Design WorkingFinal, start of the top module:
module WorkingFinal(input clk, input reset, input wire[15:0] mem_rdata, output wire[15:0] mem_addr, output wire[15:0] mem_wdata, output wire mem_we, output wire halt);
Size: about 240 flip-flops, ~52 I/O pins.
make LEC_CHECK=0 ABC_AREA=1 CAP_MARGIN=20 CORE_MARGIN=2 CORE_UTILIZATION=72 CTS_CLUSTER_DIAMETER=398 CTS_CLUSTER_SIZE=95 PLACE_DENSITY_LB_ADDON=0.01 SETUP_SLACK_MARGIN=1.81 SLEW_MARGIN=20 TNS_END_PERCENT=5 finish   # period 9.84 ns
run.sh (not shown) runs the stock make flow with config.mk's settings and CLKGATE_MAP_FILE=.
The baseline ended with an error in global routing (GRT-0116).
Change:
- CORE_UTILIZATION: 72 -> 64
- CTS_CLUSTER_DIAMETER: 398 -> default
- CTS_CLUSTER_SIZE: 95 -> 99
- PLACE_DENSITY_LB_ADDON: 0.01 -> default
- SETUP_SLACK_MARGIN: 1.81 -> default
- TNS_END_PERCENT: 5 -> default
- clock period: 9.84 -> 17.9 ns (I/O delays scaled with it)
Outcome:
- The changed run aborted during global routing on GRT-0116
- die size rose by 12%
- synthesized cell count stays the same
- synthesized area does not change

build 91:
WorkingFinal again, from the RTL that the note above started with.
clock: 9.84 ns
lec_check: 0
abc_area: 1
cap_margin: 20
core_margin: 2
core_utilization: 72
cts_cluster_diameter: 377
cts_cluster_size: 95
place_density: 0.42
setup_slack_margin: 1.81
slew_margin: 20
tns_end_percent: 5
Build 91 did not run to completion, as it errored out during 5_1_grt.
Setup changes, build 91 to build 48
# build 91
export LEC_CHECK = 0
export ABC_AREA = 1
export CAP_MARGIN = 20
export CORE_MARGIN = 2
export CORE_UTILIZATION = 72
export CTS_CLUSTER_DIAMETER = 377
export CTS_CLUSTER_SIZE = 95
export PLACE_DENSITY = 0.42
export SETUP_SLACK_MARGIN = 1.81
export SLEW_MARGIN = 20
export TNS_END_PERCENT = 5
create_clock -name core_clock -period 9.84 [get_ports {clk}]
# build 48
export LEC_CHECK = 0
export CAP_MARGIN = 20
export CORE_MARGIN = 2
export CORE_UTILIZATION = 58
export SETUP_SLACK_MARGIN = 5.0
export SLEW_MARGIN = 20
export TNS_END_PERCENT = 5
create_clock -name core_clock -period 30.0 [get_ports {clk}]
- Build 48 finished all stages; the layout is clean.
- Build 91 → build 48: count of mapped cells out of synthesis saw a decrease, sequential-to-total area share from yosys stat saw a decrease, buffer depth of the longest clock path saw little to no change.
diff inputs: build 48 => build 35
# build 48
export LEC_CHECK = 0
export CAP_MARGIN = 20
export CORE_MARGIN = 2
export CORE_UTILIZATION = 58
export SETUP_SLACK_MARGIN = 5.0
export SLEW_MARGIN = 20
export TNS_END_PERCENT = 5
create_clock -name core_clock -period 30.0 [get_ports {clk}]
# build 35
export LEC_CHECK = 0
export CAP_MARGIN = 20
export CORE_MARGIN = 2
export CORE_UTILIZATION = 49
export SLEW_MARGIN = 20
create_clock -name core_clock -period 29.0 [get_ports {clk}]
### Flow results
- Fraction of the core area occupied by cells at floorplan for build 35: 8.7 points down relative to build 48
- Of the two candidates, build 48 has the better time the worst path needs with I/O delays and setup and build 35 the worse one.
- Build 35 ended up with cc.C[2] as its launching instance or port of the critical path; build 48 ended up with RegAluSrcC.D9.Q.
- Build 35 completed; timing, DRC and antenna clean
- The core of build 35 is less densely filled than that of build 48.
- In build 35 the clock network contribution to total cell area turned out 0.50 points higher than in build 48.
- Compared with build 48, build 35 improves worst slew slack as a fraction of its limit.
- Build 35 against build 48: placeable core area grew by 7100 µm², worst slack at placement shrank by 0.30 ns, highest attainable clock frequency shrank by 2.1%, final worst-path setup slack shrank by 1.59 ns, final instance area shrank by 3400 µm².

== orange ==
WorkingFinal again, from the RTL that the note above started with.
==> flow/design.v (excerpt) <==
module WorkingFinal(input clk, input reset, input wire[15:0] mem_rdata, output wire[15:0] mem_addr, output wire[15:0] mem_wdata, output wire mem_we, output wire halt);
clock: 27.1 ns
lec_check: 0
abc_area: 1
cap_margin: 15
cell_pad_in_sites_detail_placement: 0
cell_pad_in_sites_global_placement: 3
core_aspect_ratio: 0.82
core_margin: 3
core_utilization: 17
cts_cluster_size: 52
gpl_routability_driven: 0
hold_slack_margin: 0.05
max_routing_layer: met4
min_routing_layer: met2
place_density_lb_addon: 0.23
setup_slack_margin: 5.0
slew_margin: 20
Input-level comparison between red and orange:
Settings: removing SETUP_SLACK_MARGIN (formerly 5.0); removing CELL_PAD_IN_SITES_DETAIL_PLACEMENT (formerly 0); removing HOLD_SLACK_MARGIN (formerly 0.05); removing MIN_ROUTING_LAYER (formerly met2); changing CAP_MARGIN from 15 to 20; removing CTS_CLUSTER_SIZE (formerly 52); removing PLACE_DENSITY_LB_ADDON (formerly 0.23); removing GPL_ROUTABILITY_DRIVEN (formerly 0); removing CORE_ASPECT_RATIO (formerly 0.82); removing CELL_PAD_IN_SITES_GLOBAL_PLACEMENT (formerly 3); changing CORE_MARGIN from 3 to 2; removing MAX_ROUTING_LAYER (formerly met4); changing CORE_UTILIZATION from 17 to 71; changing the clock period (ns, I/O delays scaled along) from 27.1 to 36.0.
## What came out
red closes out successfully: all stages finished, all timing, DRC and antenna checks passed. orange has lower worst hold slack than red. Maximum frequency came out lower on red than on orange. red vs. orange: total die size now sits lower; final cell count now sits lower; area growth from synthesis to layout now sits lower.

## run 1
Starting RTL as in the previous note.
make LEC_CHECK=0 ABC_AREA=1 CAP_MARGIN=10 CELL_PAD_IN_SITES_DETAIL_PLACEMENT=0 CELL_PAD_IN_SITES_GLOBAL_PLACEMENT=1 CORE_MARGIN=3 CORE_UTILIZATION=55 CTS_CLUSTER_SIZE=80 GPL_ROUTABILITY_DRIVEN=0 HOLD_SLACK_MARGIN=0.05 PLACE_DENSITY_LB_ADDON=0.23 SLEW_MARGIN=10 finish   # period 25.9 ns
[run 1] flow finished | final checks: failed | reasons: negative setup slack
The following lists how run 2 was set up differently from run 1:
# run 1
export LEC_CHECK = 0
export ABC_AREA = 1
export CAP_MARGIN = 10
export CELL_PAD_IN_SITES_DETAIL_PLACEMENT = 0
export CELL_PAD_IN_SITES_GLOBAL_PLACEMENT = 1
export CORE_MARGIN = 3
export CORE_UTILIZATION = 55
export CTS_CLUSTER_SIZE = 80
export GPL_ROUTABILITY_DRIVEN = 0
export HOLD_SLACK_MARGIN = 0.05
export PLACE_DENSITY_LB_ADDON = 0.23
export SLEW_MARGIN = 10
create_clock -name core_clock -period 25.9 [get_ports {clk}]
# run 2
export LEC_CHECK = 0
export ABC_AREA = 0
export CAP_MARGIN = 10
export CELL_PAD_IN_SITES_DETAIL_PLACEMENT = 0
export CELL_PAD_IN_SITES_GLOBAL_PLACEMENT = 1
export CORE_MARGIN = 2
export CORE_UTILIZATION = 72
export CTS_CLUSTER_SIZE = 80
export GPL_ROUTABILITY_DRIVEN = 0
export HOLD_SLACK_MARGIN = 0.05
export PLACE_DENSITY = 0.65
export SETUP_SLACK_MARGIN = -1.68
export SLEW_MARGIN = 10
create_clock -name core_clock -period 63.6 [get_ports {clk}]
==> results <==
Of run 1 and run 2, only run 2 never reached the final stage. Run 2 did not finish: a tool error stopped it during global placement without I/O. The final report for run 1 shows a completed flow and a layout that fails verification, specifically negative setup slack. Compared with run 1, in run 2 area fraction in compound gates after synthesis has increased, width of the chip now smaller, area of the synthesized netlist per yosys stat increased about 5%, number of different library cells in the post-synthesis netlist +40%, portion of the post-synthesis area used by sequential elements shrank by 1.2 points. Between run 2 and run 1, it is run 2 whose vertical die dimension is lower, by 11%. Run 2 vs. run 1: post-synthesis instance area moved up; count of state elements after synthesis comparable; count of instantiated cells in the yosys netlist shrank by 339; die footprint dropped 21%. Lower parity-gate share of the synthesized area counting xor and xnor cells among run 1 and run 2: run 1.
Edits applied to the flow inputs when going from run 2 to run 3:
# run 2
export LEC_CHECK = 0
export ABC_AREA = 0
export CAP_MARGIN = 10
export CELL_PAD_IN_SITES_DETAIL_PLACEMENT = 0
export CELL_PAD_IN_SITES_GLOBAL_PLACEMENT = 1
export CORE_MARGIN = 2
export CORE_UTILIZATION = 72
export CTS_CLUSTER_SIZE = 80
export GPL_ROUTABILITY_DRIVEN = 0
export HOLD_SLACK_MARGIN = 0.05
export PLACE_DENSITY = 0.65
export SETUP_SLACK_MARGIN = -1.68
export SLEW_MARGIN = 10
create_clock -name core_clock -period 63.6 [get_ports {clk}]
# run 3
export LEC_CHECK = 0
export ABC_AREA = 1
export CAP_MARGIN = 10
export CELL_PAD_IN_SITES_DETAIL_PLACEMENT = 0
export CELL_PAD_IN_SITES_GLOBAL_PLACEMENT = 0
export CORE_MARGIN = 3
export CORE_UTILIZATION = 65
export CTS_CLUSTER_SIZE = 80
export GPL_ROUTABILITY_DRIVEN = 0
export HOLD_SLACK_MARGIN = 0.05
export SLEW_MARGIN = 10
create_clock -name core_clock -period 25.9 [get_ports {clk}]
### Flow results
- Of run 2 and run 3, not a single run came through the flow clean.
- Status: run 3 FAILED at global routing (tool error)
- The fraction of the mapped netlist area in compound gates in run 3 sits 7.0 points below the value recorded for run 2.
- Summary — die size, run 3 relative to run 2: higher, by 7.6%.
- Compared with run 2, run 3 shows a lower area reported by Yosys stat.
The following lists how run 4 was set up differently from run 3:
# run 3
export LEC_CHECK = 0
export ABC_AREA = 1
export CAP_MARGIN = 10
export CELL_PAD_IN_SITES_DETAIL_PLACEMENT = 0
export CELL_PAD_IN_SITES_GLOBAL_PLACEMENT = 0
export CORE_MARGIN = 3
export CORE_UTILIZATION = 65
export CTS_CLUSTER_SIZE = 80
export GPL_ROUTABILITY_DRIVEN = 0
export HOLD_SLACK_MARGIN = 0.05
export SLEW_MARGIN = 10
create_clock -name core_clock -period 25.9 [get_ports {clk}]
# run 4
export LEC_CHECK = 0
export ABC_AREA = 1
export CAP_MARGIN = 10
export CELL_PAD_IN_SITES_DETAIL_PLACEMENT = 0
export CELL_PAD_IN_SITES_GLOBAL_PLACEMENT = 1
export CORE_MARGIN = 3
export CORE_UTILIZATION = 53
export CTS_CLUSTER_SIZE = 80
export GPL_ROUTABILITY_DRIVEN = 0
export HOLD_SLACK_MARGIN = 0.05
export PLACE_DENSITY = 0.43
export SLEW_MARGIN = 10
create_clock -name core_clock -period 18.1 [get_ports {clk}]
### Flow results
- For the placed instance count, run 4 came in 457 higher than run 3 did.
- Every stage of run 4 finished as expected; the final checks, on the other hand, flagged negative setup slack, which means the layout fails.
- Area after synthesis: run 4 vs run 3 — no meaningful difference
- Run 4 vs run 3 — cell area reported after detailed placement climbed by more than 10%
The following lists how run 5 was set up differently from run 4:
# run 4
export LEC_CHECK = 0
export ABC_AREA = 1
export CAP_MARGIN = 10
export CELL_PAD_IN_SITES_DETAIL_PLACEMENT = 0
export CELL_PAD_IN_SITES_GLOBAL_PLACEMENT = 1
export CORE_MARGIN = 3
export CORE_UTILIZATION = 53
export CTS_CLUSTER_SIZE = 80
export GPL_ROUTABILITY_DRIVEN = 0
export HOLD_SLACK_MARGIN = 0.05
export PLACE_DENSITY = 0.43
export SLEW_MARGIN = 10
create_clock -name core_clock -period 18.1 [get_ports {clk}]
# run 5
export LEC_CHECK = 0
export ABC_AREA = 0
export CAP_MARGIN = 10
export CELL_PAD_IN_SITES_DETAIL_PLACEMENT = 0
export CELL_PAD_IN_SITES_GLOBAL_PLACEMENT = 1
export CORE_MARGIN = 2
export CORE_UTILIZATION = 72
export CTS_CLUSTER_DIAMETER = 380
export CTS_CLUSTER_SIZE = 80
export GPL_ROUTABILITY_DRIVEN = 1
export HOLD_SLACK_MARGIN = 0.05
export PLACE_DENSITY = 0.65
export SETUP_SLACK_MARGIN = -1.68
export SLEW_MARGIN = 10
create_clock -name core_clock -period 57.1 [get_ports {clk}]
--- outcome ---
Run 5 got as far as global placement without I/O, where a tool error ended the run.
Delta(proportion of synthesized area in mux cells, run 5 - run 4) > 0
Re proportion of synthesized chip area in sequential cells: run 4 and run 5 aren't equal, and the lower value belongs to run 5.
Re mean instance size in the synthesized netlist: run 5 is 17% up on run 4.
Compared to run 4, run 5 has synthesized area 1100 um^2 higher.
Going from run 4 to run 5, net count entering floorplan shrank by a little under 10%.
NOTE core footprint run 4->run 5 decreased by more than 10%
Row synthesis area per yosys: run 5 higher / run 4 lower
Diff run 4 -> run 5: die area decreased by 24% relative to the old numbers, die span in x now sits lower, synthesized cell count lost 10%.
